==> flow/design.v <==
module alu (
  input [32-1:0] a, b, 
  input [6-1:0] s,
  output [32-1:0] y,
  output zero );
  assign y = s==6'b100000 ? a+b:
  			 s==6'b100010 ? a-b:
             s==6'b100100 ? a & b:
             s==6'b100101 ? a | b:
             s==6'b100110 ? a ^ b:
             s==6'b100111 ? ~ (a | b):
  			 s==6'b100001 ? a+b:
			 b;
  assign zero = (y == 32'b0);
endmodule
module rfile (
 input clk,
 input [5-1:0] a1, a2, a3,
 output [32-1:0] rd1, rd2,
 input [32-1:0] wd3,
 input we3);
	reg [32-1:0] rf[0:32-1];
	assign rd1 = |a1 == 0 ? 0: rf[a1];
	assign rd2 = |a2 == 0 ? 0: rf[a2];
	always @(posedge clk) 
		if(we3) rf[a3] <= wd3;
endmodule
module mipse(
input clk, rst_n,
input [32-1:0] instr,
input [32-1:0] readdata,
output reg [32-1:0] pc, 
output [32-1:0] aluresult,
output [32-1:0] writedata,
output memwrite);
wire [32-1:0] srca, srcb, result;
wire [6-1:0] opcode;
wire [5-1:0] shamt;
wire [6-1:0] func;
wire [5-1:0] rs, rd, rt, writereg;
wire [6-1:0] com;
wire [32-1:0] signimm;
wire [32-1:0] unsignimm;
wire [32-1:0] pcplus4;
wire regwrite;
wire sw_op, beq_op, bne_op, addi_op, lw_op, j_op, jal_op, jr_op, alu_op;
wire ori_op, lui_op;
wire slt_op, slti_op, sltiu_op;
wire zero;
wire addiu_op, sltu_op, bltz_op, bgez_op, blez_op, sll_op, movz_op, movz_en;
assign {opcode, rs, rt, rd, shamt, func} = instr;
assign signimm = {{16{instr[15]}},instr[15:0]};
assign unsignimm = {16'b0,instr[15:0]};
assign sw_op = (opcode == 6'b101011);
assign lw_op = (opcode == 6'b100011);
assign alu_op = (opcode == 6'b000000) & (func[5:3] == 3'b100);
assign addi_op = (opcode == 6'b001000);
assign addiu_op = (opcode == 6'b001001);
assign slti_op = (opcode == 6'b001010);
assign sltiu_op = (opcode == 6'b001011);
assign ori_op = (opcode == 6'b001101);
assign lui_op = (opcode == 6'b001111);
assign beq_op = (opcode == 6'b000100);
assign bne_op = (opcode == 6'b000101);
assign j_op = (opcode == 6'b000010);
assign jal_op = (opcode == 6'b000011);
assign jr_op = (opcode == 6'b000000) & (func == 6'b001000);
assign slt_op = (opcode == 6'b000000) & (func == 6'b101010);
assign sltu_op = (opcode == 6'b000000) & (func == 6'b101001);
assign memwrite = sw_op;
assign bltz_op = (opcode == 6'b000001) & (rt == 5'b00000);
assign bgez_op = (opcode == 6'b000001) & (rt == 5'b00001);
assign blez_op = (opcode == 6'b000110);
assign sll_op = (opcode == 6'b000000) & (func == 6'b000000);
assign movz_op = (opcode == 6'b000000) & (func == 6'b010000);
assign srcb = (addi_op | lw_op | sw_op | slti_op) ? signimm : 
				lui_op ? {instr[15:0], 16'b0}:
				(ori_op | addiu_op | sltiu_op) ? unsignimm : 
								writedata;
assign com = (addi_op | addiu_op | lw_op | sw_op) ? 6'b100000: 
			ori_op ? 6'b100101:
			lui_op ? 6'b000001:
			(beq_op | bne_op | slt_op | sltu_op | slti_op | sltiu_op ) ? 6'b100010: func;
assign movz_en = movz_op & (writedata == 0);
assign result = slt_op | sltu_op | slti_op | sltiu_op ? {31'b0,aluresult[31]} :
		movz_en ?  srca:
		sll_op ? (writedata << shamt) :
		jal_op ? pcplus4:
		lw_op  ? readdata :
		aluresult;
assign regwrite = lw_op | alu_op | addi_op | addiu_op | jal_op | slt_op | sltu_op | slti_op | sltiu_op | sll_op | movz_en | ori_op | lui_op;
assign writereg = jal_op ? 5'b11111: alu_op | slt_op | sltu_op | sll_op | movz_en ? rd : rt;
alu alu_1(.a(srca), .b(srcb), .s(com), .y(aluresult), .zero(zero));
rfile rfile_1(.clk(clk), .rd1(srca), .a1(rs), .rd2(writedata), .a2(rt), 
	.wd3(result), .a3(writereg), .we3(regwrite));
assign pcplus4 = pc+4;
always @(posedge clk or negedge rst_n) 
begin 
   if(!rst_n) pc <= 0;
   else if (j_op | jal_op) 
   	 pc	<= {pc[31:28],instr[25:0],2'b0};
   else if (jr_op) 
   	 pc	<= srca;
   else if ((beq_op & zero) | (bne_op & !zero))
     pc <= pcplus4 +{signimm[29:0],2'b0} ;
	else if ((bltz_op & (srca < 0)) | (blez_op & (srca <= 0)) | (bgez_op & (srca > 0)))
     pc <= pcplus4 +{signimm[29:0],2'b0} ;
   else 
     pc <= pcplus4;
end
endmodule
==> flow/run.sh <==
#!/bin/bash
# the make line also repeats each setting of config.mk as NAME=value (left out here)
make -C /OpenROAD-flow-scripts/flow DESIGN_CONFIG=/design/flow/config.mk WORK_HOME=/design/flow/orfs CLKGATE_MAP_FILE= finish
==> flow/config.mk <==
export PLATFORM = sky130hd
export DESIGN_NAME = mipse
export DESIGN_NICKNAME = mipse
export VERILOG_FILES = /design/flow/design.v
export SDC_FILE = /design/flow/constraint.sdc
export NUM_CORES = 4
export LEC_CHECK = 0
export CAP_MARGIN = 20
export CORE_MARGIN = 2
export CORE_UTILIZATION = 58
export CTS_CLUSTER_SIZE = 57
export PLACE_DENSITY_LB_ADDON = 0.0
export SETUP_SLACK_MARGIN = 1.59
export SLEW_MARGIN = 20
export TNS_END_PERCENT = 35
==> flow/constraint.sdc <==
create_clock -name core_clock -period 5.54 [get_ports {clk}]
set_input_delay 1.1080 -clock core_clock [delete_from_list [all_inputs] [get_ports {clk}]]
set_output_delay 1.1080 -clock core_clock [all_outputs]
set_load 0.01 [all_outputs]
==> results of run 1 <==
[layout make-up]
| class | instances | share of cell area, % |
|---|---|---|
| Inverter | 129 | 0.6038 |
| Clock buffer | 122 | 3.254 |
| Multi-Input combinational cell | 3063 | 36.66 |
| Antenna cell | 8 | 0.02440 |
| Tap cell | 1391 | 2.121 |
| Sequential cell | 1056 | 38.45 |
| Clock inverter | 63 | 0.8416 |
| Timing Repair Buffer | 1561 | 18.05 |
[metrics by stage]
| step | power [µW] | std cells | utilization [%] |
|---|---|---|---|
| 2_1_floorplan | 13840 | 4546 | - |
| 3_3_place_gp | 17990 | 7010 | 70.85 |
| 3_5_place_dp | 18080 | 7010 | 70.85 |
| 4_1_cts | 25680 | 7301 | 76.37 |
| 5_1_grt | 27400 | 7385 | 78.16 |
| 6_report | 26860 | 7393 | 78.18 |
[repair_timing]
action	CTS	global route
endpoints found under the setup margin	2143	2143
pin swaps	118	111
cloned	15	14
setup buffers	91	70
resized	394	236
hold buffers	0	0
[routing by layer]
metal | routed length [µm] | share of wire, % | global-route usage (%) | up-vias
li1 | - | - | - | 21120
met1 | 89430 | 31 | 62.13 | 26718
met2 | 123800 | 42 | 77.37 | 6204
met3 | 47770 | 16 | 19.38 | 1884
met4 | 31260 | 11 | 41.09 | 18
met5 | 175 | 0.060 | 0 | -
==> results.ini, run 1 <==
[logic_synthesis]
avgSynthCellArea_um2 = 13.46
largest_area_cell = sky130_fd_sc_hd__edfxtp_1
synthXorXnorAreaFrac_pct = 1.532
post_synth_most_frequent_cells = 1024 x sky130_fd_sc_hd__edfxtp_1, 431 x sky130_fd_sc_hd__mux4_2, 334 x sky130_fd_sc_hd__mux2i_1, 299 x sky130_fd_sc_hd__nor2_1, 290 x sky130_fd_sc_hd__nand2_1
synth.lib_cells_used.distinct = 112
async_flop_share_pct = 3.030
synthSimpleGateAreaFrac_pct = 8.026
yosysWarnings = 2
synth.area.top_cells = sky130_fd_sc_hd__edfxtp_1 50%, sky130_fd_sc_hd__mux4_2 16%, sky130_fd_sc_hd__mux2i_1 5.5%
fraction_of_synthesized_area_in_multiplexers_pct = 22.27
synth_top_cell_by_count = sky130_fd_sc_hd__edfxtp_1
synth.cellmix.adderShare_pct = 1.812
ys.flops = 1056
yosys.stat.chipArea_um2 = 61190
synth_compound_gate_area_share_pct = 11.38
ys.flop_type = sky130_fd_sc_hd__edfxtp_1
count_of_flip_flops_with_a_built_in_enable_after_synthesis = 1024
yosys-dominant-comb-family = multiplexers
syn-cell-area_um2 = 61190
post_synth_inst_count = 4546
yosysSeqAreaShare_pct = 51.56
synth_top_area_share_pct = 50.25
synth.net_count = 4700
synth-cells-yosys = 4546

[placement]
post-dp-hpwl_um = 193000
buffer_ports.inserted = 162
pre_cts_slack_ns = -2.717
routabilityCongestion = 1.117
placed_cell_area_um2 = 74370

[power]
pwr_density_cell_nw_per_um2 = 327.3
power_switching_share_pct = 33.27
pwr-share-seq_pct = 36.3
ir_drop_mv = 0.3101
total_leakage_power_uw = 0.03059
share_comb_of_total_power_pct = 36.6
power-top-group = combinational logic
p_comb_uw = 9840
power_clock_uw = 7270
power_frac_clock_pct = 27.1
pwr.group.sequential_uw = 9750
cell_internal_pwr_uw = 17930
switching_power_uw = 8936

[sta]
setup_slack_of_the_critical_path_after_layout_ns = -1.843
max_freq_mhz = 135.4
finalClockPeriodUsage_pct = 133.3
timing.final.setup_violations = 1950
finalSetupTns_ns = -1612.94
timing.clock.skew_ns = 0.06657
report.final.hold_viol_count = 0
final-max-slew-violation-count = 0
worstMarginPinSlew_ns = 1.317
rsz_0062_raised_after_global_routing = yes
maxSlewHeadroom_pct = 12.21
period_needed_ns = 7.383
final.hold.worst_slack_ns = 0.5235

[clock_network]
clk_transition_reported_paths_ns = 0.06
numClockSinks = 1056
cts_made_buffers = 104
h-tree-depth = 3
clockBufferDepth = 3
tritoncts = built
cts.root.buffer_cell = sky130_fd_sc_hd__clkbuf_16
clock_insertion_delay_worst_skew_ns = 0.73

[setup_path]
r2r-end = pc[10]
r2r_setup_slk_ns = -1.67
crit_path_start = instr[16]
critical-path-top-delay-family = buffers and inverters
reg2reg_depth = 31
timing.critical_path.required_ns = 6.11
crit_path_frequent_cell = sky130_fd_sc_hd__buf_4
critical_path.n_buffers_inverters = 18
path_depth = 35
critical_path.startpoint_type = input port
setup.worst_path.end_class = register
crit_end = pc[10]
crit_fanout = 8
worst_path_largest_cell_delay_ns = 0.53
r2r-start = rfile_1.rf[5][0]
start_to_end_type_of_the_worst_setup_path = in2reg
worst_ep_arrival_time_ns = 7.96
slowest_stage = sky130_fd_sc_hd__or4_4

[finish]
nets = 6069
area_delta_synth_final_pct = 34.11
fillers = 6084
multiInputGateArea_um2 = 30080
ff_latch_area_um2 = 31550
fin_area_um2 = 82060

[floorplanning]
die_area_um2 = 108100
placementRows = 119
ios = 163
fp_util_pct = 58.29
dieWidth_um = 328.8
chipHeight_um = 328.8
floorplan.core_area_um2 = 105000

[global_routing]
grt_overflow = 0
antenna_found_initial = 14
first_global_vias = 53678
largest_net_degree_at_the_start_of_global_routing = 43
grt_use_total_pct = 52.38
grt_first_pass_wirelength_um = 396000

[route]
drc_markers = 0
detailed_route_iter0_violations = 10136
ant_nets = 0
detailroute.via_count = 55944
wirelength_um = 292500
routed_via_density = 7.567
wire_per_inst_um = 39.56
drt_pass1_iterations = 6

[min_path]
min_path_type = in2async

[outcome]
layout.failed_checks = negative setup slack
status = finished with violations

[run]
drv.max_cap_violation_count = 0
log.warning_count = 55

==> inputs of run 2 (changes only) <==
Settings changed: CORE_UTILIZATION 58 to 47, CTS_CLUSTER_SIZE 57 to not set, PLACE_DENSITY_LB_ADDON 0.0 to not set, SETUP_SLACK_MARGIN 1.59 to not set, TNS_END_PERCENT 35 to not set.
Clock period 5.54 ns to 6.23 ns, I/O delays scaled along.
==> run 2 against run 1 <==
Against the previous run:
- the layout still fails its checks (negative setup slack)
- synthesized cell count did not move
- wire length fell by 6.2%
- critical path depth is 4 lower
- combinational power shrank 16%
- critical path type unchanged
- clock-buffer cell count rose by 12
- largest cell class unchanged
- clock power is 8.7% lower
==> results.ini, run 2 <==
[placement]
placed_cell_area_um2 = 75080
buffer_ports.inserted = 162
post-dp-hpwl_um = 196900
routabilityCongestion = 1.057

[outcome]
layout.failed_checks = negative setup slack
status = finished with violations

[route]
detailroute.via_count = 51580
wire_per_inst_um = 35.53
drt_pass1_iterations = 8
drc_markers = 0
routed_via_density = 6.678
ant_nets = 0
detailed_route_iter0_violations = 7658
wirelength_um = 274500

[global_routing]
grt_use_total_pct = 40.55
largest_net_degree_at_the_start_of_global_routing = 42
antenna_found_initial = 5
grt_overflow = 0
first_global_vias = 49922
grt_first_pass_wirelength_um = 375000

[setup_path]
r2r_setup_slk_ns = -0.87
r2r-start = rfile_1.rf[5][0]
timing.critical_path.required_ns = 6.83
path_depth = 31
crit_fanout = 8
critical-path-top-delay-family = simple AND/OR/NAND/NOR gates
critical_path.n_buffers_inverters = 6
r2r-end = pc[5]
worst_ep_arrival_time_ns = 8.02
reg2reg_depth = 30
start_to_end_type_of_the_worst_setup_path = in2reg
setup.worst_path.end_class = register
slowest_stage = sky130_fd_sc_hd__or4_4
crit_path_start = instr[16]
critical_path.startpoint_type = input port
crit_end = pc[5]
worst_path_largest_cell_delay_ns = 0.54

[min_path]
min_to = pc[1]
worst_hold_depth = 2
min_path_type = reg2reg
worst_hold_startpoint = pc[1]

[sta]
final-max-slew-violation-count = 0
rsz_0062_raised_after_global_routing = yes
max_freq_mhz = 134.9
period_needed_ns = 7.413
maxSlewHeadroom_pct = 37.38
timing.final.setup_violations = 729
worstMarginPinSlew_ns = 0.9393
report.final.hold_viol_count = 0
timing.clock.skew_ns = 0.04779
finalSetupTns_ns = -249.12
setup_slack_of_the_critical_path_after_layout_ns = -1.183
finalClockPeriodUsage_pct = 119.0

[power]
pwr_density_cell_nw_per_um2 = 285.9
share_comb_of_total_power_pct = 35.2
pwr.group.sequential_uw = 8640
post-layout-total-power_uw = 23580
power_clock_uw = 6640
power_frac_clock_pct = 28.2
ir_drop_mv = 0.2643
power-top-group = sequential cells
total_leakage_power_uw = 0.03057
cell_internal_pwr_uw = 15980
power_switching_share_pct = 32.21
p_comb_uw = 8300
pwr-share-seq_pct = 36.6
switching_power_uw = 7594

[logic_synthesis]
largest_area_cell = sky130_fd_sc_hd__edfxtp_1
avgSynthCellArea_um2 = 13.46
synth_compound_gate_area_share_pct = 11.38
yosys-dominant-comb-family = multiplexers
synthXorXnorAreaFrac_pct = 1.532
post_synth_inst_count = 4546
synth_top_area_share_pct = 50.25
synth.lib_cells_used.distinct = 112
synth.area.top_cells = sky130_fd_sc_hd__edfxtp_1 50%, sky130_fd_sc_hd__mux4_2 16%, sky130_fd_sc_hd__mux2i_1 5.5%
async_flop_share_pct = 3.030
ys.flops = 1056
synth-cells-yosys = 4546
ys.flop_type = sky130_fd_sc_hd__edfxtp_1
post_synth_most_frequent_cells = 1024 x sky130_fd_sc_hd__edfxtp_1, 431 x sky130_fd_sc_hd__mux4_2, 334 x sky130_fd_sc_hd__mux2i_1, 299 x sky130_fd_sc_hd__nor2_1, 290 x sky130_fd_sc_hd__nand2_1
synth.cellmix.adderShare_pct = 1.812
yosysSeqAreaShare_pct = 51.56
fraction_of_synthesized_area_in_multiplexers_pct = 22.27
syn-cell-area_um2 = 61190
yosys.stat.chipArea_um2 = 61190
count_of_flip_flops_with_a_built_in_enable_after_synthesis = 1024
synth.net_count = 4700
synthSimpleGateAreaFrac_pct = 8.026
synth_top_cell_by_count = sky130_fd_sc_hd__edfxtp_1
yosysWarnings = 2

[clock_network]
tritoncts = built
numClockSinks = 1056
clk_transition_reported_paths_ns = 0.08
h-tree-depth = 3
clock_insertion_delay_worst_skew_ns = 0.75
clockBufferDepth = 3
cts_made_buffers = 109
cts.root.buffer_cell = sky130_fd_sc_hd__clkbuf_16

[floorplanning]
chipHeight_um = 364.8
floorplan.core_area_um2 = 129300
die_area_um2 = 133100
fp_util_pct = 47.32
ios = 163
placementRows = 132
dieWidth_um = 364.8

[finish]
area_delta_synth_final_pct = 34.75
nets = 6043
fin_area_um2 = 82450

[run]
log.warning_count = 53
drv.max_cap_violation_count = 0

[run 2: cell type report]
cell class,instances,area [µm²]
diodes,6,15.01
clock buffers,134,2864
clock inverters,64,681.9
fillers,9809,46870
inverters,129,494.2
multi-input cells,3055,29980
flip-flops and latches,1056,31550
well taps,1742,2180
repair buffers,1538,14690
[run 2: layer usage]
layer / share of wire, % / GRT usage, %
met1: 37 / 52.83
met3: 11 / 8.231
met5: 0.0040 / 0
met4: 6.8 / 24.14
met2: 45 / 63.01
[run 2: per-stage QoR]
step	std cells	setup WS, ns	util (%)	hold slack (ns)
2_1_floorplan	4546	-2.065	-	0.5530
3_5_place_dp	7366	-2.492	58.06	0.5856
5_1_grt	7718	-1.312	63.75	0.6407
6_report	7724	-1.183	63.76	0.6275
3_3_place_gp	7366	-2.504	58.06	0.5811
4_1_cts	7675	-1.110	62.95	0.6043
[run 2: repair_timing]
action                      CTS  global route
buffers inserted            103            53
setup endpoints to repair  1334           932
resized                     446           181
hold buffers                  0             0
pin swaps                   101            86
gates cloned                 16             3
==> inputs of run 3 (changes only) <==
Settings changed: CORE_UTILIZATION 47 to 68, CTS_CLUSTER_SIZE set to 41, HOLD_SLACK_MARGIN set to 0.29, SETUP_SLACK_MARGIN set to 1.31, TNS_END_PERCENT set to 5.
Clock period 6.23 ns to 7.9 ns, I/O delays scaled along.
==> run 3 against run 2 <==
Against the previous run:
- the flow now stops in global routing
- synthesized area unchanged
- synthesized cell count unchanged
- die size decreased by 31%
==> results.ini, run 3 <==
[placement]
placed_cell_area_um2 = 71850
buffer_ports.inserted = 162
pre_cts_slack_ns = -1.105
post-dp-hpwl_um = 215700
routabilityCongestion = 1.138

[floorplanning]
die_area_um2 = 92400
floorplan.core_area_um2 = 89600
chipHeight_um = 304.0
dieWidth_um = 304.0
ios = 163
fp_util_pct = 68.29
placementRows = 110

[clock_network]
cts.root.buffer_cell = sky130_fd_sc_hd__clkbuf_16
cts_made_buffers = 104
h-tree-depth = 3
numClockSinks = 1056
clockBufferDepth = 3

[logic_synthesis]
async_flop_share_pct = 3.030
syn-cell-area_um2 = 61190
synth.net_count = 4700
synth_top_cell_by_count = sky130_fd_sc_hd__edfxtp_1
synthXorXnorAreaFrac_pct = 1.532
post_synth_inst_count = 4546
fraction_of_synthesized_area_in_multiplexers_pct = 22.27
ys.flop_type = sky130_fd_sc_hd__edfxtp_1
avgSynthCellArea_um2 = 13.46
synth-cells-yosys = 4546
ys.flops = 1056
synth.lib_cells_used.distinct = 112
yosysSeqAreaShare_pct = 51.56
count_of_flip_flops_with_a_built_in_enable_after_synthesis = 1024
post_synth_most_frequent_cells = 1024 x sky130_fd_sc_hd__edfxtp_1, 431 x sky130_fd_sc_hd__mux4_2, 334 x sky130_fd_sc_hd__mux2i_1, 299 x sky130_fd_sc_hd__nor2_1, 290 x sky130_fd_sc_hd__nand2_1
yosys-dominant-comb-family = multiplexers
synthSimpleGateAreaFrac_pct = 8.026
synth_top_area_share_pct = 50.25
synth.cellmix.adderShare_pct = 1.812
synth.area.top_cells = sky130_fd_sc_hd__edfxtp_1 50%, sky130_fd_sc_hd__mux4_2 16%, sky130_fd_sc_hd__mux2i_1 5.5%
yosys.stat.chipArea_um2 = 61190
synth_compound_gate_area_share_pct = 11.38
largest_area_cell = sky130_fd_sc_hd__edfxtp_1
yosysWarnings = 2

[outcome]
toolErrorMsg = [ERROR GRT-0116] Global routing finished with congestion. Check the congestion regions in the DRC Viewer.
status = stopped before the end
outcome.stop_stage = global routing

[global_routing]
grt_use_total_pct = 97.56
grt_overflow = 3761

-- run 3: layer usage --
layer | GRT overflow | global-route usage, %
met5 | 37 | 75.40
met4 | 1037 | 100.8
met3 | 293 | 89.30
met2 | 2091 | 108.4
met1 | 303 | 94.03
-- run 3: stage by stage --
stage,TNS (ns),cells,power [µW],hold WS [ns]
floorplan,-430.41,4546,9671,0.5530
global placement,-73.64,6597,12280,0.5842
detailed placement,-494.57,6597,12470,0.5803
CTS,-0.3235,6977,18300,0.5961
-- run 3: what timing repair did --
item / 4_1_cts
setup endpoints to repair: 2018
cloned: 28
buffers inserted: 163
pin swaps: 199
hold buffers: 0
gates resized: 716
==> inputs of run 4 (changes only) <==
Settings changed: CORE_UTILIZATION 68 to 58, CTS_CLUSTER_DIAMETER set to 355, CTS_CLUSTER_SIZE 41 to not set, HOLD_SLACK_MARGIN 0.29 to 0.27, TNS_END_PERCENT 5 to not set.
Clock period 7.9 ns to 5.54 ns, I/O delays scaled along.
==> run 4 against run 3 <==
Against the previous run:
- the flow again stops in global routing
- synthesized cell count unchanged
- synthesized area unchanged
- die size up 17%
==> results.ini, run 4 <==
[floorplanning]
chipHeight_um = 328.8
floorplan.core_area_um2 = 105000
placementRows = 119
dieWidth_um = 328.8
ios = 163
die_area_um2 = 108100
fp_util_pct = 58.29

[logic_synthesis]
synth.lib_cells_used.distinct = 112
largest_area_cell = sky130_fd_sc_hd__edfxtp_1
avgSynthCellArea_um2 = 13.46
ys.flops = 1056
yosysWarnings = 2
yosys.stat.chipArea_um2 = 61190
synth_top_cell_by_count = sky130_fd_sc_hd__edfxtp_1
synth-cells-yosys = 4546
synth.cellmix.adderShare_pct = 1.812
syn-cell-area_um2 = 61190
async_flop_share_pct = 3.030
count_of_flip_flops_with_a_built_in_enable_after_synthesis = 1024
yosysSeqAreaShare_pct = 51.56
synth_top_area_share_pct = 50.25
synthXorXnorAreaFrac_pct = 1.532
post_synth_inst_count = 4546
yosys-dominant-comb-family = multiplexers
synth.area.top_cells = sky130_fd_sc_hd__edfxtp_1 50%, sky130_fd_sc_hd__mux4_2 16%, sky130_fd_sc_hd__mux2i_1 5.5%
synth.net_count = 4700
synthSimpleGateAreaFrac_pct = 8.026
fraction_of_synthesized_area_in_multiplexers_pct = 22.27
ys.flop_type = sky130_fd_sc_hd__edfxtp_1
post_synth_most_frequent_cells = 1024 x sky130_fd_sc_hd__edfxtp_1, 431 x sky130_fd_sc_hd__mux4_2, 334 x sky130_fd_sc_hd__mux2i_1, 299 x sky130_fd_sc_hd__nor2_1, 290 x sky130_fd_sc_hd__nand2_1
synth_compound_gate_area_share_pct = 11.38

[clock_network]
clockBufferDepth = 3
cts.root.buffer_cell = sky130_fd_sc_hd__clkbuf_16
h-tree-depth = 3
numClockSinks = 1056
cts.hold.buffers_added = 0
cts_made_buffers = 104

[outcome]
outcome.stop_stage = global routing
status = stopped before the end

[placement]
buffer_ports.inserted = 162
post-dp-hpwl_um = 198700
post-place-cells = 7075
routabilityCongestion = 1.072

-- run 4: timing repair --
item	in CTS
hold endpoints to repair	0
endpoints found under the setup margin	2143
cloned	38
pin swaps	141
gates resized	552
setup buffers	130
-- run 4: stage by stage --
stage          cell area, µm²  worst slack [ns]  hold WS [ns]   TNS, ns
2_1_floorplan           61710            -2.617        0.5530  -4113.01
3_3_place_gp            74960            -2.705        0.5775  -3347.81
3_5_place_dp            74970            -2.669        0.5730  -3437.22
4_1_cts                 82330            -1.605        0.5091   -597.30
==> inputs of run 5 (changes only) <==
Settings changed: CORE_UTILIZATION 58 to 57, CTS_CLUSTER_DIAMETER 355 to not set, HOLD_SLACK_MARGIN 0.27 to 0.29, TNS_END_PERCENT set to 5.
==> run 5 against run 4 <==
Against the previous run:
- now fails the layout checks on negative setup slack
- synthesized cell count unchanged
- die size up 1.7%
- synthesized area unchanged
==> results.ini, run 5 <==
[clock_network]
clock_insertion_delay_worst_skew_ns = 0.75
cts.hold.buffers_added = 0
tritoncts = built
clk_transition_reported_paths_ns = 0.06
numClockSinks = 1056
cts_made_buffers = 105
clockBufferDepth = 3
cts.root.buffer_cell = sky130_fd_sc_hd__clkbuf_16
h-tree-depth = 3

[power]
cell_internal_pwr_uw = 18060
power_frac_clock_pct = 28.0
p_comb_uw = 9580
power_switching_share_pct = 32.60
power_clock_uw = 7500
pwr_density_cell_nw_per_um2 = 327.1
pwr-share-seq_pct = 36.3
share_comb_of_total_power_pct = 35.8
switching_power_uw = 8733
pwr.group.sequential_uw = 9710
power-top-group = sequential cells
ir_drop_mv = 0.4194
total_leakage_power_uw = 0.03063
post-layout-total-power_uw = 26790

[run]
log.warning_count = 58
drv.max_cap_violation_count = 0

[setup_path]
r2r-end = pc[7]
timing.critical_path.required_ns = 4.43
worst_ep_arrival_time_ns = 6.16
critical_path.n_buffers_inverters = 9
crit_path_start = instr[21]
crit_end = aluresult[24]
critical_path.startpoint_type = input port
reg2reg_depth = 30
critical-path-top-delay-family = buffers and inverters
worstPathCellList = buf_12 > buf_12 > or4_1 > nor2_2 > buf_4 > buf_6 > o32ai_1 > a211o_1 > inv_1 > ha_1 > and2_4 > buf_4 > and3_4 > nand2_1 > o32a_1 > o31a_4 > buf_12 > o2bb2ai_4 > mux2i_2 > or3_4 > o211ai_1 > a21oi_2 > buf_4 > buf_6
start_to_end_type_of_the_worst_setup_path = in2out
r2r-start = rfile_1.rf[15][0]
worst_path_largest_cell_delay_ns = 0.58
r2r_setup_slk_ns = -1.36
path_depth = 24
slowest_stage = sky130_fd_sc_hd__or4_1
crit_fanout = 12
setup.worst_path.end_class = output port

[logic_synthesis]
fraction_of_synthesized_area_in_multiplexers_pct = 22.27
synthXorXnorAreaFrac_pct = 1.532
synth_top_area_share_pct = 50.25
synth.net_count = 4700
yosysSeqAreaShare_pct = 51.56
synth_compound_gate_area_share_pct = 11.38
yosys-dominant-comb-family = multiplexers
synth.lib_cells_used.distinct = 112
ys.flops = 1056
post_synth_most_frequent_cells = 1024 x sky130_fd_sc_hd__edfxtp_1, 431 x sky130_fd_sc_hd__mux4_2, 334 x sky130_fd_sc_hd__mux2i_1, 299 x sky130_fd_sc_hd__nor2_1, 290 x sky130_fd_sc_hd__nand2_1
synthSimpleGateAreaFrac_pct = 8.026
synth.area.top_cells = sky130_fd_sc_hd__edfxtp_1 50%, sky130_fd_sc_hd__mux4_2 16%, sky130_fd_sc_hd__mux2i_1 5.5%
yosys.stat.chipArea_um2 = 61190
synth.cellmix.adderShare_pct = 1.812
synth-cells-yosys = 4546
ys.flop_type = sky130_fd_sc_hd__edfxtp_1
async_flop_share_pct = 3.030
post_synth_inst_count = 4546
syn-cell-area_um2 = 61190
avgSynthCellArea_um2 = 13.46
synth_top_cell_by_count = sky130_fd_sc_hd__edfxtp_1
yosysWarnings = 2
largest_area_cell = sky130_fd_sc_hd__edfxtp_1
count_of_flip_flops_with_a_built_in_enable_after_synthesis = 1024

[sta]
finalClockPeriodUsage_pct = 131.1
report.final.hold_viol_count = 0
timing.final.setup_violations = 1992
final-max-slew-violation-count = 0
setup_slack_of_the_critical_path_after_layout_ns = -1.725
worstMarginPinSlew_ns = 1.018
timing.clock.skew_ns = 0.1182
rsz_0062_raised_after_global_routing = yes
finalSetupTns_ns = -1493.25
maxSlewHeadroom_pct = 32.14
period_needed_ns = 7.265
final.hold.worst_slack_ns = 0.5931
max_freq_mhz = 137.7

[outcome]
status = finished with violations
layout.failed_checks = negative setup slack

[min_path]
worst_hold_startpoint = pc[30]
min_path_type = reg2reg
min_to = pc[30]
worst_hold_depth = 2

[route]
wire_per_inst_um = 38.35
ant_nets = 0
wirelength_um = 284700
drt_pass1_iterations = 9
routed_via_density = 7.373
detailed_route_iter0_violations = 9499
drc_markers = 0
detailroute.via_count = 54742

[finish]
fillers = 6521
nets = 6082
area_delta_synth_final_pct = 33.85

[global_routing]
grt_overflow = 0
largest_net_degree_at_the_start_of_global_routing = 43
antenna_found_initial = 14
first_global_vias = 52507
grt_first_pass_wirelength_um = 388700
grt_use_total_pct = 50.24

[floorplanning]
placementRows = 120
chipHeight_um = 331.6
dieWidth_um = 331.6
fp_util_pct = 57.32
die_area_um2 = 110000
ios = 163
floorplan.core_area_um2 = 106800

[placement]
buffer_ports.inserted = 162
routabilityCongestion = 1.125
post-dp-hpwl_um = 194000

run 5: final cells by class:
| type | instances | area [µm²] | share of cell area (%) |
|---|---|---|---|
| inverters | 129 | 490.5 | 0.5989 |
| multi-input cells | 3056 | 29680 | 36.24 |
| clock inverters | 79 | 865.8 | 1.057 |
| diodes | 6 | 15.01 | 0.01833 |
| clock buffers | 116 | 2690 | 3.285 |
| well taps | 1403 | 1755 | 2.143 |
| repair buffers | 1580 | 14850 | 18.13 |
| flip-flops and latches | 1056 | 31550 | 38.52 |
run 5: repair_timing:
item                                    in CTS  in global routing
gates cloned                                20                  3
pin swaps                                   85                115
endpoints found under the setup margin    2142               2142
buffers inserted                            65                 58
resized                                    362                219
run 5: routing by layer:
| metal | vias up | wire length (µm) | track usage [%] |
|---|---|---|---|
| met2 | 5613 | 122200 | 74.20 |
| met1 | 26301 | 89360 | 60.03 |
| li1 | 21162 | - | - |
| met3 | 1654 | 42750 | 16.74 |
| met4 | 12 | 30240 | 41.52 |
| met5 | - | 137 | 0.4776 |
run 5: through the flow:
step / setup slack, ns / cell area (µm²) / std cells / util (%)
2_1_floorplan: -2.617 / 61560 / 4546 / -
4_1_cts: -1.553 / 80480 / 7358 / 75.39
3_5_place_dp: -2.486 / 74690 / 7078 / 69.96
6_report: -1.725 / 81900 / 7425 / 76.72
3_3_place_gp: -2.415 / 74680 / 7078 / 69.96
5_1_grt: -1.789 / 81890 / 7420 / 76.71
==> inputs of run 6 (changes only) <==
Settings changed: ABC_AREA set to 1, CAP_MARGIN 20 to 5, CELL_PAD_IN_SITES_DETAIL_PLACEMENT set to 0, CELL_PAD_IN_SITES_GLOBAL_PLACEMENT set to 1, CORE_ASPECT_RATIO set to 0.62, CORE_UTILIZATION 57 to 63, CTS_CLUSTER_DIAMETER set to 360, CTS_CLUSTER_SIZE set to 53, GPL_ROUTABILITY_DRIVEN set to 1, GPL_TIMING_DRIVEN set to 0, HOLD_SLACK_MARGIN 0.29 to 0.01, MAX_ROUTING_LAYER set to met5, MIN_ROUTING_LAYER set to met1, PLACE_DENSITY_LB_ADDON set to 0.03, SETUP_SLACK_MARGIN 1.31 to -0.57, SLEW_MARGIN 20 to 15, TNS_END_PERCENT 5 to 55.
Clock period 5.54 ns to 12.3 ns, I/O delays scaled along.
==> run 6 against run 5 <==
Against the previous run:
- the run now fails in global placement without I/O
- die size shrank 0.83%
- synthesized cell count grew 88%
- synthesized area grew 9.5%
==> results.ini, run 6 <==
[outcome]
status = stopped before the end
outcome.stop_stage = global placement without I/O
toolErrorMsg = [ERROR FLW-0024] Place density exceeds 1.0 (current PLACE_DENSITY_LB_ADDON =  0.03). Please check if the value of  PLACE_DENSITY_LB_ADDON is between 0 and 0.99.

[floorplanning]
floorplan.core_area_um2 = 105700
dieWidth_um = 418.2
chipHeight_um = 260.8
die_area_um2 = 109100
fp_util_pct = 63.38
placementRows = 94

[logic_synthesis]
post_synth_most_frequent_cells = 2455 x sky130_fd_sc_hd__nand2_1, 1024 x sky130_fd_sc_hd__edfxtp_1, 888 x sky130_fd_sc_hd__o21ai_0, 798 x sky130_fd_sc_hd__nor2_1, 703 x sky130_fd_sc_hd__inv_1
synth_compound_gate_area_share_pct = 15.48
synth.net_count = 8713
yosysSeqAreaShare_pct = 47.08
synthXorXnorAreaFrac_pct = 0.8102
syn-cell-area_um2 = 67020
async_flop_share_pct = 3.030
count_of_flip_flops_with_a_built_in_enable_after_synthesis = 1024
ys.flops = 1056
avgSynthCellArea_um2 = 7.830
synth-cells-yosys = 8559
fraction_of_synthesized_area_in_multiplexers_pct = 0.1344
post_synth_inst_count = 8559
synthSimpleGateAreaFrac_pct = 26.33
yosysWarnings = 2
synth_top_area_share_pct = 45.88
synth_top_cell_by_count = sky130_fd_sc_hd__nand2_1
synth.cellmix.adderShare_pct = 1.654
synth.area.top_cells = sky130_fd_sc_hd__edfxtp_1 46%, sky130_fd_sc_hd__nand2_1 14%, sky130_fd_sc_hd__o21ai_0 6.6%
yosys.stat.chipArea_um2 = 67020
synth.lib_cells_used.distinct = 71
yosys-dominant-comb-family = simple AND/OR/NAND/NOR gates
ys.flop_type = sky130_fd_sc_hd__edfxtp_1
largest_area_cell = sky130_fd_sc_hd__edfxtp_1

==> inputs of run 7 (changes only) <==
Settings changed: ABC_AREA 1 to not set, CELL_PAD_IN_SITES_DETAIL_PLACEMENT 0 to not set, CELL_PAD_IN_SITES_GLOBAL_PLACEMENT 1 to not set, CORE_ASPECT_RATIO 0.62 to not set, CORE_UTILIZATION 63 to 68, CTS_CLUSTER_DIAMETER 360 to not set, CTS_CLUSTER_SIZE 53 to 51, GPL_ROUTABILITY_DRIVEN 1 to not set, GPL_TIMING_DRIVEN 0 to not set, HOLD_SLACK_MARGIN 0.01 to not set, MAX_ROUTING_LAYER met5 to not set, MIN_ROUTING_LAYER met1 to not set, PLACE_DENSITY_LB_ADDON 0.03 to not set, SETUP_SLACK_MARGIN -0.57 to not set, SLEW_MARGIN 15 to 20, TNS_END_PERCENT 55 to not set.
Clock period 12.3 ns to 7.37 ns, I/O delays scaled along.
==> run 7 against run 6 <==
Against the previous run:
- the flow stops in global routing
- synthesized cell count fell by 47%
- die size shrank 15%
- synthesized area fell by 8.7%
==> results.ini, run 7 <==
[logic_synthesis]
syn-cell-area_um2 = 61190
avgSynthCellArea_um2 = 13.46
yosys.stat.chipArea_um2 = 61190
synth-cells-yosys = 4546
yosysSeqAreaShare_pct = 51.56
ys.flops = 1056
async_flop_share_pct = 3.030
synth_top_cell_by_count = sky130_fd_sc_hd__edfxtp_1
synth.area.top_cells = sky130_fd_sc_hd__edfxtp_1 50%, sky130_fd_sc_hd__mux4_2 16%, sky130_fd_sc_hd__mux2i_1 5.5%
count_of_flip_flops_with_a_built_in_enable_after_synthesis = 1024
largest_area_cell = sky130_fd_sc_hd__edfxtp_1
synth.cellmix.adderShare_pct = 1.812
fraction_of_synthesized_area_in_multiplexers_pct = 22.27
synthSimpleGateAreaFrac_pct = 8.026
synthXorXnorAreaFrac_pct = 1.532
yosys-dominant-comb-family = multiplexers
synth.net_count = 4700
yosysWarnings = 2
post_synth_inst_count = 4546
post_synth_most_frequent_cells = 1024 x sky130_fd_sc_hd__edfxtp_1, 431 x sky130_fd_sc_hd__mux4_2, 334 x sky130_fd_sc_hd__mux2i_1, 299 x sky130_fd_sc_hd__nor2_1, 290 x sky130_fd_sc_hd__nand2_1
synth_compound_gate_area_share_pct = 11.38
ys.flop_type = sky130_fd_sc_hd__edfxtp_1
synth_top_area_share_pct = 50.25
synth.lib_cells_used.distinct = 112

[placement]
buffer_ports.inserted = 162
placed_cell_area_um2 = 73100
routabilityCongestion = 1.181
post-dp-hpwl_um = 223000
pre_cts_slack_ns = -1.417

[clock_network]
clockBufferDepth = 3
h-tree-depth = 3
cts.root.buffer_cell = sky130_fd_sc_hd__clkbuf_16
numClockSinks = 1056
cts_made_buffers = 102

[outcome]
outcome.stop_stage = global routing
status = stopped before the end
toolErrorMsg = [ERROR GRT-0116] Global routing finished with congestion. Check the congestion regions in the DRC Viewer.

[floorplanning]
fp_util_pct = 68.29
dieWidth_um = 304.0
die_area_um2 = 92400
chipHeight_um = 304.0
floorplan.core_area_um2 = 89600
ios = 163
placementRows = 110

[global_routing]
grt_overflow = 4570
grt_use_total_pct = 100.3

[run 7: stage by stage]
step,power [µW],hold slack [ns],instances
2_1_floorplan,10450,0.5530,4546
3_3_place_gp,13290,0.5749,6682
3_5_place_dp,13530,0.5839,6682
4_1_cts,19710,0.5996,7008
[run 7: what timing repair did]
item,in CTS
hold buffers,0
pin swaps,135
gates resized,488
gates cloned,23
setup endpoints to repair,348
buffers inserted,114
[run 7: layer usage]
metal  global-route usage [%]  overflow
met1                    96.55       473
met2                    110.7      2515
met3                    93.78       494
met4                    101.3      1021
met5                    82.84        67
==> inputs of run 8 (changes only) <==
Settings changed: CAP_MARGIN 5 to 20, CORE_UTILIZATION 68 to 58, PLACE_DENSITY_LB_ADDON set to 0.0, SETUP_SLACK_MARGIN set to 1.57.
Clock period 7.37 ns to 5.54 ns, I/O delays scaled along.
==> run 8 against run 7 <==
Against the previous run:
- now fails the layout checks on negative setup slack
- synthesized cell count stayed put
- die size is 17% higher
- synthesized area stayed put
==> results.ini, run 8 <==
[clock_network]
clk_transition_reported_paths_ns = 0.08
h-tree-depth = 3
cts_made_buffers = 104
clockBufferDepth = 3
numClockSinks = 1056
clock_insertion_delay_worst_skew_ns = 0.75
cts.root.buffer_cell = sky130_fd_sc_hd__clkbuf_16
tritoncts = built

[logic_synthesis]
synth.area.top_cells = sky130_fd_sc_hd__edfxtp_1 50%, sky130_fd_sc_hd__mux4_2 16%, sky130_fd_sc_hd__mux2i_1 5.5%
synthXorXnorAreaFrac_pct = 1.532
synth-cells-yosys = 4546
yosysSeqAreaShare_pct = 51.56
synth_top_cell_by_count = sky130_fd_sc_hd__edfxtp_1
count_of_flip_flops_with_a_built_in_enable_after_synthesis = 1024
yosys.stat.chipArea_um2 = 61190
synthSimpleGateAreaFrac_pct = 8.026
async_flop_share_pct = 3.030
post_synth_most_frequent_cells = 1024 x sky130_fd_sc_hd__edfxtp_1, 431 x sky130_fd_sc_hd__mux4_2, 334 x sky130_fd_sc_hd__mux2i_1, 299 x sky130_fd_sc_hd__nor2_1, 290 x sky130_fd_sc_hd__nand2_1
synth.cellmix.adderShare_pct = 1.812
ys.flop_type = sky130_fd_sc_hd__edfxtp_1
largest_area_cell = sky130_fd_sc_hd__edfxtp_1
post_synth_inst_count = 4546
avgSynthCellArea_um2 = 13.46
syn-cell-area_um2 = 61190
fraction_of_synthesized_area_in_multiplexers_pct = 22.27
synth.net_count = 4700
synth_compound_gate_area_share_pct = 11.38
ys.flops = 1056
yosysWarnings = 2
yosys-dominant-comb-family = multiplexers
synth.lib_cells_used.distinct = 112
synth_top_area_share_pct = 50.25

[setup_path]
worst_path_largest_cell_delay_ns = 0.90
r2r-end = pc[21]
crit_end = pc[21]
crit_path_start = instr[18]
timing.critical_path.required_ns = 6.12
r2r-start = rfile_1.rf[21][0]
critical_path.n_buffers_inverters = 10
reg2reg_depth = 28
crit_fanout = 28
r2r_setup_slk_ns = -1.77
slowest_stage = sky130_fd_sc_hd__a2111oi_1
crit_path_frequent_cell = sky130_fd_sc_hd__buf_6
setup.worst_path.end_class = register
worst_ep_arrival_time_ns = 8.14
critical_path.startpoint_type = input port
path_depth = 31
critical-path-top-delay-family = AND-OR/OR-AND gates
start_to_end_type_of_the_worst_setup_path = in2reg

[route]
drt_pass1_iterations = 13
drc_markers = 0
ant_nets = 0
detailed_route_iter0_violations = 10957
wirelength_um = 300300
routed_via_density = 7.722
detailroute.via_count = 56851
wire_per_inst_um = 40.79

[power]
p_comb_uw = 9630
power_switching_share_pct = 33.55
total_leakage_power_uw = 0.03022
share_comb_of_total_power_pct = 36.0
power_frac_clock_pct = 27.6
pwr.group.sequential_uw = 9750
pwr_density_cell_nw_per_um2 = 330.4
cell_internal_pwr_uw = 17780
power-top-group = sequential cells
switching_power_uw = 8976
power_clock_uw = 7370
pwr-share-seq_pct = 36.4
ir_drop_mv = 0.3830

[finish]
nets = 6024
area_delta_synth_final_pct = 32.33
fin_area_um2 = 80970
fillers = 6150
final_util_pct = 77.14

[sta]
finalClockPeriodUsage_pct = 136.6
final.hold.worst_slack_ns = 0.5161
final-max-slew-violation-count = 0
timing.clock.skew_ns = 0.06760
setup_slack_of_the_critical_path_after_layout_ns = -2.025
rsz_0062_raised_after_global_routing = yes
timing.final.setup_violations = 2080
finalSetupTns_ns = -1839.03
maxSlewHeadroom_pct = 16.11
period_needed_ns = 7.565
worstMarginPinSlew_ns = 1.258
max_freq_mhz = 132.2
report.final.hold_viol_count = 0

[global_routing]
antenna_found_initial = 29
grt_first_pass_wirelength_um = 396800
first_global_vias = 53583
grt_overflow = 0
grt_use_total_pct = 52.63
largest_net_degree_at_the_start_of_global_routing = 43

[outcome]
status = finished with violations
layout.failed_checks = negative setup slack

[placement]
buffer_ports.inserted = 162
post-dp-hpwl_um = 193000
pre_cts_slack_ns = -2.717
routabilityCongestion = 1.117
placed_cell_area_um2 = 74370

[floorplanning]
chipHeight_um = 328.8
floorplan.core_area_um2 = 105000
dieWidth_um = 328.8
fp_util_pct = 58.29
die_area_um2 = 108100
ios = 163
placementRows = 119

[min_path]
min_path_type = in2async

[run]
drv.max_cap_violation_count = 0
log.warning_count = 53

run 8: through the flow:
step | power [µW] | instances
final | 26750 | 7362
after global routing | 27200 | 7345
after CTS | 25700 | 7293
after detailed placement | 18080 | 7010
after global placement | 17990 | 7010
after floorplan | 13840 | 4546
run 8: metal layers:
| layer | wire length, µm | GRT usage, % | vias to the layer above |
|---|---|---|---|
| met5 | 373 | 0.1331 | - |
| met4 | 34740 | 41.93 | 26 |
| met3 | 48830 | 19.47 | 2221 |
| met2 | 126200 | 77.51 | 6638 |
| met1 | 90140 | 62.34 | 26901 |
| li1 | - | - | 21065 |
run 8: timing repair:
action,in CTS,in global routing
resized,378,101
hold buffers,0,0
pin swaps,115,62
endpoints found under the setup margin,2143,2143
buffers inserted,81,39
cloned,17,8
run 8: area by class of cell:
| type | instances | area [µm²] | area share, % |
|---|---|---|---|
| well taps | 1391 | 1740 | 2.149 |
| clock buffers | 122 | 2670 | 3.297 |
| clock inverters | 63 | 690.7 | 0.8529 |
| diodes | 22 | 55.05 | 0.06799 |
| repair buffers | 1518 | 14380 | 17.75 |
| multi-input cells | 3061 | 29400 | 36.31 |
| inverters | 129 | 493.0 | 0.6088 |
| flip-flops and latches | 1056 | 31550 | 38.96 |
==> inputs of run 9 (changes only) <==
Settings changed: CORE_UTILIZATION 58 to 50, CTS_CLUSTER_SIZE 51 to not set, PLACE_DENSITY_LB_ADDON 0.0 to not set, SETUP_SLACK_MARGIN 1.57 to 1.31.
==> run 9 against run 8 <==
Against the previous run:
- the layout still fails its checks (negative setup slack)
- core utilization shrank 8.8 points
- combinational power is essentially flat
- non-clock buffer count grew 117
- clock-buffer cell count grew 6
- maximum frequency grew 4.2%
- global-route usage shrank 9.4 points
==> results.ini, run 9 <==
[logic_synthesis]
synth-cells-yosys = 4546
largest_area_cell = sky130_fd_sc_hd__edfxtp_1
post_synth_inst_count = 4546
synth.cellmix.adderShare_pct = 1.812
async_flop_share_pct = 3.030
count_of_flip_flops_with_a_built_in_enable_after_synthesis = 1024
ys.flops = 1056
synth_compound_gate_area_share_pct = 11.38
synth_top_cell_by_count = sky130_fd_sc_hd__edfxtp_1
avgSynthCellArea_um2 = 13.46
yosysSeqAreaShare_pct = 51.56
yosys.stat.chipArea_um2 = 61190
fraction_of_synthesized_area_in_multiplexers_pct = 22.27
synth_top_area_share_pct = 50.25
synth.net_count = 4700
post_synth_most_frequent_cells = 1024 x sky130_fd_sc_hd__edfxtp_1, 431 x sky130_fd_sc_hd__mux4_2, 334 x sky130_fd_sc_hd__mux2i_1, 299 x sky130_fd_sc_hd__nor2_1, 290 x sky130_fd_sc_hd__nand2_1
synthXorXnorAreaFrac_pct = 1.532
yosys-dominant-comb-family = multiplexers
synthSimpleGateAreaFrac_pct = 8.026
synth.lib_cells_used.distinct = 112
ys.flop_type = sky130_fd_sc_hd__edfxtp_1
syn-cell-area_um2 = 61190
synth.area.top_cells = sky130_fd_sc_hd__edfxtp_1 50%, sky130_fd_sc_hd__mux4_2 16%, sky130_fd_sc_hd__mux2i_1 5.5%
yosysWarnings = 2

[floorplanning]
ios = 163
fp_util_pct = 50.34
placementRows = 128
die_area_um2 = 125200
floorplan.core_area_um2 = 121600
dieWidth_um = 353.8
chipHeight_um = 353.8

[setup_path]
critical-path-top-delay-family = AND-OR/OR-AND gates
critical_path.n_buffers_inverters = 9
reg2reg_depth = 30
critical_path.startpoint_type = input port
timing.critical_path.required_ns = 4.43
worst_path_largest_cell_delay_ns = 0.51
crit_fanout = 5
start_to_end_type_of_the_worst_setup_path = in2out
r2r_setup_slk_ns = -1.45
crit_path_frequent_cell = sky130_fd_sc_hd__buf_6
crit_end = aluresult[31]
slowest_stage = sky130_fd_sc_hd__mux4_2
crit_path_start = instr[16]
path_depth = 28
r2r-start = rfile_1.rf[10][0]
worst_ep_arrival_time_ns = 6.16
setup.worst_path.end_class = output port
r2r-end = pc[21]

[finish]
final_util_pct = 68.30
fin_area_um2 = 83020
area_delta_synth_final_pct = 35.67
nets = 6143

[clock_network]
clock_insertion_delay_worst_skew_ns = 0.76
cts.root.buffer_cell = sky130_fd_sc_hd__clkbuf_16
cts.hold.buffers_added = 0
tritoncts = built
h-tree-depth = 3
clk_transition_reported_paths_ns = 0.06
cts_made_buffers = 107
clockBufferDepth = 3
numClockSinks = 1056

[global_routing]
largest_net_degree_at_the_start_of_global_routing = 48
grt_overflow = 0
first_global_vias = 50634
antenna_found_initial = 9
grt_first_pass_wirelength_um = 380100
grt_use_total_pct = 43.26

[power]
pwr_density_cell_nw_per_um2 = 324.2
p_comb_uw = 9650
total_leakage_power_uw = 0.03104
power_clock_uw = 7560
pwr-share-seq_pct = 36.0
switching_power_uw = 8653
pwr.group.sequential_uw = 9700
cell_internal_pwr_uw = 18260
ir_drop_mv = 0.3517
share_comb_of_total_power_pct = 35.9
power_frac_clock_pct = 28.1
power_switching_share_pct = 32.15
power-top-group = sequential cells

[route]
detailroute.via_count = 52193
drt_pass1_iterations = 5
routed_via_density = 6.768
detailed_route_iter0_violations = 7656
wire_per_inst_um = 35.79
drc_markers = 0
wirelength_um = 276000
ant_nets = 0

[sta]
worstMarginPinSlew_ns = 1.175
timing.clock.skew_ns = 0.05361
setup_slack_of_the_critical_path_after_layout_ns = -1.724
rsz_0062_raised_after_global_routing = yes
final-max-slew-violation-count = 0
finalClockPeriodUsage_pct = 131.1
period_needed_ns = 7.264
max_freq_mhz = 137.7
report.final.hold_viol_count = 0
maxSlewHeadroom_pct = 21.64
timing.final.setup_violations = 2014

[outcome]
layout.failed_checks = negative setup slack
status = finished with violations

[placement]
buffer_ports.inserted = 162
pre_cts_slack_ns = -2.705
routabilityCongestion = 1.099
placed_cell_area_um2 = 75490
post-dp-hpwl_um = 198900

[run]
log.warning_count = 54
drv.max_cap_violation_count = 0

[min_path]
min_path_type = in2async

[run 9: per-layer routing]
metal	vias up	share of wire, %	routed length [µm]	GRT usage (%)
met5	-	0.0047	13	0
met1	26237	36	98150	55.14
met3	902	12	32720	10.25
met4	2	7.1	19720	25.34
li1	21269	-	-	-
met2	3783	45	125400	67.87
[run 9: timing repair]
action                                  in CTS  in global routing
gates resized                              410                202
pin swaps                                  109                 95
setup buffers                               89                 58
gates cloned                                16                  7
endpoints found under the setup margin    2142               2142
[run 9: area by class of cell]
class,instances,area [µm²]
fill,8826,38540
clock buffer,128,2778
timing repair buffer,1635,15500
multi-input combinational,3060,29810
antenna,9,22.52
sequential,1056,31550
tap,1625,2033
inverter,129,498.0
clock inverter,70,829.5
[run 9: stage by stage]
step                      instances   TNS, ns  power, µW  hold slack (ns)
after CTS                      7638   -915.59      26200           0.4755
final                          7712  -1301.58      26920           0.5031
after detailed placement       7335  -3140.43      18180           0.5475
after floorplan                4546  -4113.01      13840           0.5530
after global routing           7703  -1504.07      27690           0.5409
after global placement         7334  -3110.58      18140           0.5340
==> inputs of run 10 (changes only) <==
Settings changed: ABC_AREA set to 1, CELL_PAD_IN_SITES_DETAIL_PLACEMENT set to 0, CELL_PAD_IN_SITES_GLOBAL_PLACEMENT set to 1, CORE_ASPECT_RATIO set to 0.6, CORE_MARGIN 2 to 3, CORE_UTILIZATION 50 to 19, CTS_CLUSTER_DIAMETER set to 77, GPL_TIMING_DRIVEN set to 0, HOLD_SLACK_MARGIN set to -0.06, MAX_ROUTING_LAYER set to met4, PLACE_DENSITY set to 0.61, SETUP_SLACK_MARGIN 1.31 to not set, SLEW_MARGIN 20 to 10.
Clock period 5.54 ns to 8.61 ns, I/O delays scaled along.
==> run 10 against run 9 <==
Against the previous run:
- the layout still fails its checks (negative setup slack)
- sequential share of layout area fell by 1.6 points
- total power fell by 35%
- register-to-register slack improved by 2.6 ns
- hold slack improved by 0.21 ns
- non-clock buffer count fell by 680
- sequential power fell by 37%
- global-route usage fell by 16 points
- core utilization fell by 44 points
- critical endpoint is now rfile_1.rf[6][22]
- largest power group is now combinational logic
- highest routed layer is now met4
==> results.ini, run 10 <==
[outcome]
status = finished with violations
layout.failed_checks = negative setup slack

[floorplanning]
dieWidth_um = 772.7
fp_util_pct = 19.14
floorplan.core_area_um2 = 350200
placementRows = 168
chipHeight_um = 466.0
ios = 163
die_area_um2 = 360100

[logic_synthesis]
yosys.stat.chipArea_um2 = 67020
synth.lib_cells_used.distinct = 71
avgSynthCellArea_um2 = 7.830
synth_top_area_share_pct = 45.88
synth-cells-yosys = 8559
synth.area.top_cells = sky130_fd_sc_hd__edfxtp_1 46%, sky130_fd_sc_hd__nand2_1 14%, sky130_fd_sc_hd__o21ai_0 6.6%
synth_top_cell_by_count = sky130_fd_sc_hd__nand2_1
yosysWarnings = 2
post_synth_most_frequent_cells = 2455 x sky130_fd_sc_hd__nand2_1, 1024 x sky130_fd_sc_hd__edfxtp_1, 888 x sky130_fd_sc_hd__o21ai_0, 798 x sky130_fd_sc_hd__nor2_1, 703 x sky130_fd_sc_hd__inv_1
yosysSeqAreaShare_pct = 47.08
count_of_flip_flops_with_a_built_in_enable_after_synthesis = 1024
synthSimpleGateAreaFrac_pct = 26.33
yosys-dominant-comb-family = simple AND/OR/NAND/NOR gates
syn-cell-area_um2 = 67020
synth_compound_gate_area_share_pct = 15.48
fraction_of_synthesized_area_in_multiplexers_pct = 0.1344
synth.net_count = 8713
largest_area_cell = sky130_fd_sc_hd__edfxtp_1
async_flop_share_pct = 3.030
ys.flops = 1056
synth.cellmix.adderShare_pct = 1.654
synthXorXnorAreaFrac_pct = 0.8102
post_synth_inst_count = 8559
ys.flop_type = sky130_fd_sc_hd__edfxtp_1

[power]
ir_drop_mv = 0.1794
pwr-share-seq_pct = 35.2
pwr.group.sequential_uw = 6150
pwr_density_cell_nw_per_um2 = 201.8
power_frac_clock_pct = 28.6
post-layout-total-power_uw = 17490
share_comb_of_total_power_pct = 36.2
p_comb_uw = 6330
power_switching_share_pct = 40.74
total_leakage_power_uw = 0.03390
cell_internal_pwr_uw = 10370
power_clock_uw = 5010
switching_power_uw = 7126
power-top-group = combinational logic

[setup_path]
worst_path_largest_cell_delay_ns = 1.07
r2r-start = rfile_1.rf[6][28]
worst_ep_arrival_time_ns = 9.25
crit_fanout = 12
slowest_stage = sky130_fd_sc_hd__nor2_4
crit_path_frequent_cell = sky130_fd_sc_hd__buf_12
timing.critical_path.required_ns = 9.04
start_to_end_type_of_the_worst_setup_path = in2reg
setup.worst_path.end_class = register
crit_end = rfile_1.rf[6][22]
critical-path-top-delay-family = simple AND/OR/NAND/NOR gates
critical_path.n_buffers_inverters = 8
worstPathCellList = buf_8 > nor2_4 > buf_12 > buf_12 > buf_12 > buf_12 > buf_12 > a221oi_1 > o21ai_1 > nand3_1 > nand3_1 > nand2_1 > nand2_1 > inv_1 > nand4_1 > nor3_1 > nand3_2 > nand2_1 > nor2_1 > nor3_1 > nand3_1 > nor2_4 > buf_12
path_depth = 23
r2r-end = rfile_1.rf[6][22]
crit_path_start = instr[17]
critical_path.startpoint_type = input port
r2r_setup_slk_ns = 1.10
reg2reg_depth = 16

[route]
wire_per_inst_um = 36.42
wirelength_um = 507600
routed_via_density = 5.561
drc_markers = 0
detailed_route_iter0_violations = 17472
detailroute.via_count = 77519
ant_nets = 0
drt_pass1_iterations = 11

[sta]
timing.final.setup_violations = 281
worstMarginPinSlew_ns = 1.301
period_needed_ns = 8.824
finalSetupTns_ns = -23.49
timing.clock.skew_ns = 0.07760
finalClockPeriodUsage_pct = 102.5
report.final.hold_viol_count = 0
rsz_0062_raised_after_global_routing = yes
final-max-slew-violation-count = 0
maxSlewHeadroom_pct = 12.65
setup_slack_of_the_critical_path_after_layout_ns = -0.2141
max_freq_mhz = 113.3

[finish]
nets = 9241
final_util_pct = 24.76
area_delta_synth_final_pct = 29.36
ff_latch_area_um2 = 31550
multiInputGateArea_um2 = 32030
layoutNonFillerInstCount = 13939
fillers = 38438

[placement]
routabilityCongestion = 1.088
post-dp-hpwl_um = 381300
buffer_ports.inserted = 156
post-place-cells = 13546

[clock_network]
clock_insertion_delay_worst_skew_ns = 0.80
numClockSinks = 1056
h-tree-depth = 3
tritoncts = built
clk_transition_reported_paths_ns = 0.07
cts_made_buffers = 100
cts.root.buffer_cell = sky130_fd_sc_hd__clkbuf_16
clockBufferDepth = 3

[global_routing]
grt_use_total_pct = 27.56
grt_first_pass_wirelength_um = 647600
largest_net_degree_at_the_start_of_global_routing = 33
grt_overflow = 0
first_global_vias = 65073
antenna_found_initial = 90

[min_path]
worst_hold_startpoint = pc[0]
worst_hold_depth = 2
min_path_type = reg2reg
min_to = pc[0]

[run]
drv.max_cap_violation_count = 0
log.warning_count = 52

run 10: through the flow:
stage                     hold WS [ns]  setup slack [ns]  cell area, µm²
after floorplan                 0.5322             1.142           67020
after global placement          0.6580            -8.574           74430
after detailed placement        0.6503            -3.514           78250
after CTS                       0.6682          -0.08594           85070
after global routing            0.7173          -0.07095           86600
final                           0.7087           -0.2141           86700
run 10: metal layers:
metal	share of wire, %	global-route usage [%]
met5	0	-
met4	3.7	8.042
met3	21	17.63
met2	33	30.54
met1	42	38.69
run 10: cell type report:
class | count | share of cell area (%)
antenna | 94 | 0.2713
buffer | 526 | 5.719
clock buffer | 118 | 2.964
clock inverter | 67 | 1.010
inverter | 739 | 3.277
multi-input combinational | 6235 | 36.94
sequential | 1056 | 36.39
tap | 4675 | 6.747
timing repair buffer | 429 | 6.676
run 10: timing repair:
action                     4_1_cts  5_1_grt
buffers inserted                68       48
gates cloned                     0        1
gates resized                  886      288
hold buffers                     0        0
pin swaps                       51       64
setup endpoints to repair     2113      480
==> inputs of run 11 (changes only) <==
Settings changed: CAP_MARGIN 20 to 10, CELL_PAD_IN_SITES_DETAIL_PLACEMENT 0 to not set, CELL_PAD_IN_SITES_GLOBAL_PLACEMENT 1 to not set, CORE_ASPECT_RATIO 0.6 to not set, CORE_MARGIN 3 to 2, CORE_UTILIZATION 19 to 30, CTS_CLUSTER_DIAMETER 77 to 110, CTS_CLUSTER_SIZE set to 82, HOLD_SLACK_MARGIN -0.06 to 0.18, MAX_ROUTING_LAYER met4 to met5, MIN_ROUTING_LAYER set to met2, PLACE_DENSITY 0.61 to 0.68, SLEW_MARGIN 10 to 15.
Clock period 8.61 ns to 6.15 ns, I/O delays scaled along.
==> run 11 against run 10 <==
Against the previous run:
- the run now fails in global routing
- synthesized area unchanged
- die size decreased by 37%
- synthesized cell count unchanged
==> results.ini, run 11 <==
[outcome]
status = stopped before the end
outcome.stop_stage = global routing
toolErrorMsg = [ERROR GRT-0116] Global routing finished with congestion. Check the congestion regions in the DRC Viewer.

[logic_synthesis]
synth.cellmix.adderShare_pct = 1.654
synth-cells-yosys = 8559
largest_area_cell = sky130_fd_sc_hd__edfxtp_1
synth.lib_cells_used.distinct = 71
fraction_of_synthesized_area_in_multiplexers_pct = 0.1344
synth_top_area_share_pct = 45.88
synth_compound_gate_area_share_pct = 15.48
yosys-dominant-comb-family = simple AND/OR/NAND/NOR gates
post_synth_most_frequent_cells = 2455 x sky130_fd_sc_hd__nand2_1, 1024 x sky130_fd_sc_hd__edfxtp_1, 888 x sky130_fd_sc_hd__o21ai_0, 798 x sky130_fd_sc_hd__nor2_1, 703 x sky130_fd_sc_hd__inv_1
synthXorXnorAreaFrac_pct = 0.8102
avgSynthCellArea_um2 = 7.830
synth.area.top_cells = sky130_fd_sc_hd__edfxtp_1 46%, sky130_fd_sc_hd__nand2_1 14%, sky130_fd_sc_hd__o21ai_0 6.6%
yosys.stat.chipArea_um2 = 67020
synthSimpleGateAreaFrac_pct = 26.33
yosysWarnings = 2
post_synth_inst_count = 8559
ys.flops = 1056
ys.flop_type = sky130_fd_sc_hd__edfxtp_1
count_of_flip_flops_with_a_built_in_enable_after_synthesis = 1024
syn-cell-area_um2 = 67020
synth.net_count = 8713
synth_top_cell_by_count = sky130_fd_sc_hd__nand2_1
yosysSeqAreaShare_pct = 47.08
async_flop_share_pct = 3.030

[floorplanning]
fp_util_pct = 30.18
ios = 163
placementRows = 173
floorplan.core_area_um2 = 222100
dieWidth_um = 476.7
chipHeight_um = 476.7
die_area_um2 = 227200

[clock_network]
numClockSinks = 1056
cts_made_buffers = 43
cts.root.buffer_cell = sky130_fd_sc_hd__clkbuf_16
h-tree-depth = 2
clockBufferDepth = 3

[placement]
post-dp-hpwl_um = 385100
routabilityCongestion = 1.159
buffer_ports.inserted = 156

[global_routing]
grt_use_total_pct = 77.14
grt_overflow = 885

## run 11: stage by stage
step                instance area (µm²)  std cells  setup slack [ns]  util (%)  setup TNS (ns)
CTS                               86590      12176           -0.9475     38.99         -319.30
detailed placement                76640      11857            -5.474     34.51        -8623.58
global placement                  72420      11690            -9.490     32.61               -
floorplan                         67140       8559           -0.1450         -          -13.81
## run 11: what timing repair did
| action | in CTS |
|---|---|
| cloned | 5 |
| setup endpoints to repair | 2138 |
| setup buffers | 236 |
| pin swaps | 163 |
| resized | 1668 |
| hold buffers | 0 |
## run 11: per-layer routing
layer / track usage (%) / GRT overflow
met4: 59.65 / 75
met5: 67.31 / 103
met3: 85.90 / 621
met1: - / -
met2: 79.50 / 86
==> inputs of run 12 (changes only) <==
Settings changed: ABC_AREA 1 to not set, CAP_MARGIN 10 to 20, CORE_UTILIZATION 30 to 70, CTS_CLUSTER_DIAMETER 110 to not set, CTS_CLUSTER_SIZE 82 to not set, GPL_TIMING_DRIVEN 0 to not set, HOLD_SLACK_MARGIN 0.18 to not set, MAX_ROUTING_LAYER met5 to not set, MIN_ROUTING_LAYER met2 to not set, PLACE_DENSITY 0.68 to not set, SETUP_SLACK_MARGIN set to -0.6, SLEW_MARGIN 15 to 20.
Clock period 6.15 ns to 8.8 ns, I/O delays scaled along.
==> run 12 against run 11 <==
Against the previous run:
- the flow again stops in global routing
- synthesized area fell by 8.7%
- synthesized cell count fell by 47%
- die size decreased by 60%
==> results.ini, run 12 <==
[floorplanning]
ios = 163
floorplan.core_area_um2 = 86750
fp_util_pct = 70.53
chipHeight_um = 299.7
dieWidth_um = 299.7
die_area_um2 = 89800
placementRows = 108

[clock_network]
cts.root.buffer_cell = sky130_fd_sc_hd__clkbuf_16
h-tree-depth = 3
cts.hold.buffers_added = 0
numClockSinks = 1056
clockBufferDepth = 3
cts_made_buffers = 99

[logic_synthesis]
syn-cell-area_um2 = 61190
yosysWarnings = 2
yosys.stat.chipArea_um2 = 61190
synth_top_area_share_pct = 50.25
largest_area_cell = sky130_fd_sc_hd__edfxtp_1
synthXorXnorAreaFrac_pct = 1.532
synthSimpleGateAreaFrac_pct = 8.026
synth.cellmix.adderShare_pct = 1.812
yosys-dominant-comb-family = multiplexers
synth.area.top_cells = sky130_fd_sc_hd__edfxtp_1 50%, sky130_fd_sc_hd__mux4_2 16%, sky130_fd_sc_hd__mux2i_1 5.5%
count_of_flip_flops_with_a_built_in_enable_after_synthesis = 1024
synth.lib_cells_used.distinct = 112
synth_compound_gate_area_share_pct = 11.38
synth.net_count = 4700
ys.flops = 1056
ys.flop_type = sky130_fd_sc_hd__edfxtp_1
avgSynthCellArea_um2 = 13.46
fraction_of_synthesized_area_in_multiplexers_pct = 22.27
yosysSeqAreaShare_pct = 51.56
async_flop_share_pct = 3.030
synth-cells-yosys = 4546
synth_top_cell_by_count = sky130_fd_sc_hd__edfxtp_1
post_synth_most_frequent_cells = 1024 x sky130_fd_sc_hd__edfxtp_1, 431 x sky130_fd_sc_hd__mux4_2, 334 x sky130_fd_sc_hd__mux2i_1, 299 x sky130_fd_sc_hd__nor2_1, 290 x sky130_fd_sc_hd__nand2_1
post_synth_inst_count = 4546

[outcome]
status = stopped before the end
toolErrorMsg = [ERROR GRT-0116] Global routing finished with congestion. Check the congestion regions in the DRC Viewer.
outcome.stop_stage = global routing

[global_routing]
grt_use_total_pct = 90.92
grt_overflow = 1327

[placement]
buffer_ports.inserted = 162
placed_cell_area_um2 = 70420
routabilityCongestion = 1.098
post-dp-hpwl_um = 205500

## run 12: per-stage QoR
stage	instances	setup WS [ns]	TNS [ns]	utilization [%]	hold WS [ns]
floorplan	4546	-0.5569	-196.68	-	0.5530
global placement	6452	-0.8084	-26.03	81.14	0.5434
detailed placement	6453	-0.8467	-207.70	81.17	0.5586
CTS	6637	-0.5927	-9.568	85.29	0.6005
## run 12: routing by layer
layer / GRT usage, % / overflow
met2: 99.79 / 632
met3: 84.14 / 129
met4: 89.74 / 424
met1: 90.33 / 106
met5: 66.61 / 36
## run 12: timing repair
item / 4_1_cts
pin swaps: 2
endpoints found under the hold margin: 0
setup buffers: 4
gates cloned: 3
endpoints found under the setup margin: 14
resized: 30
Power and IR drop assume default switching activity.
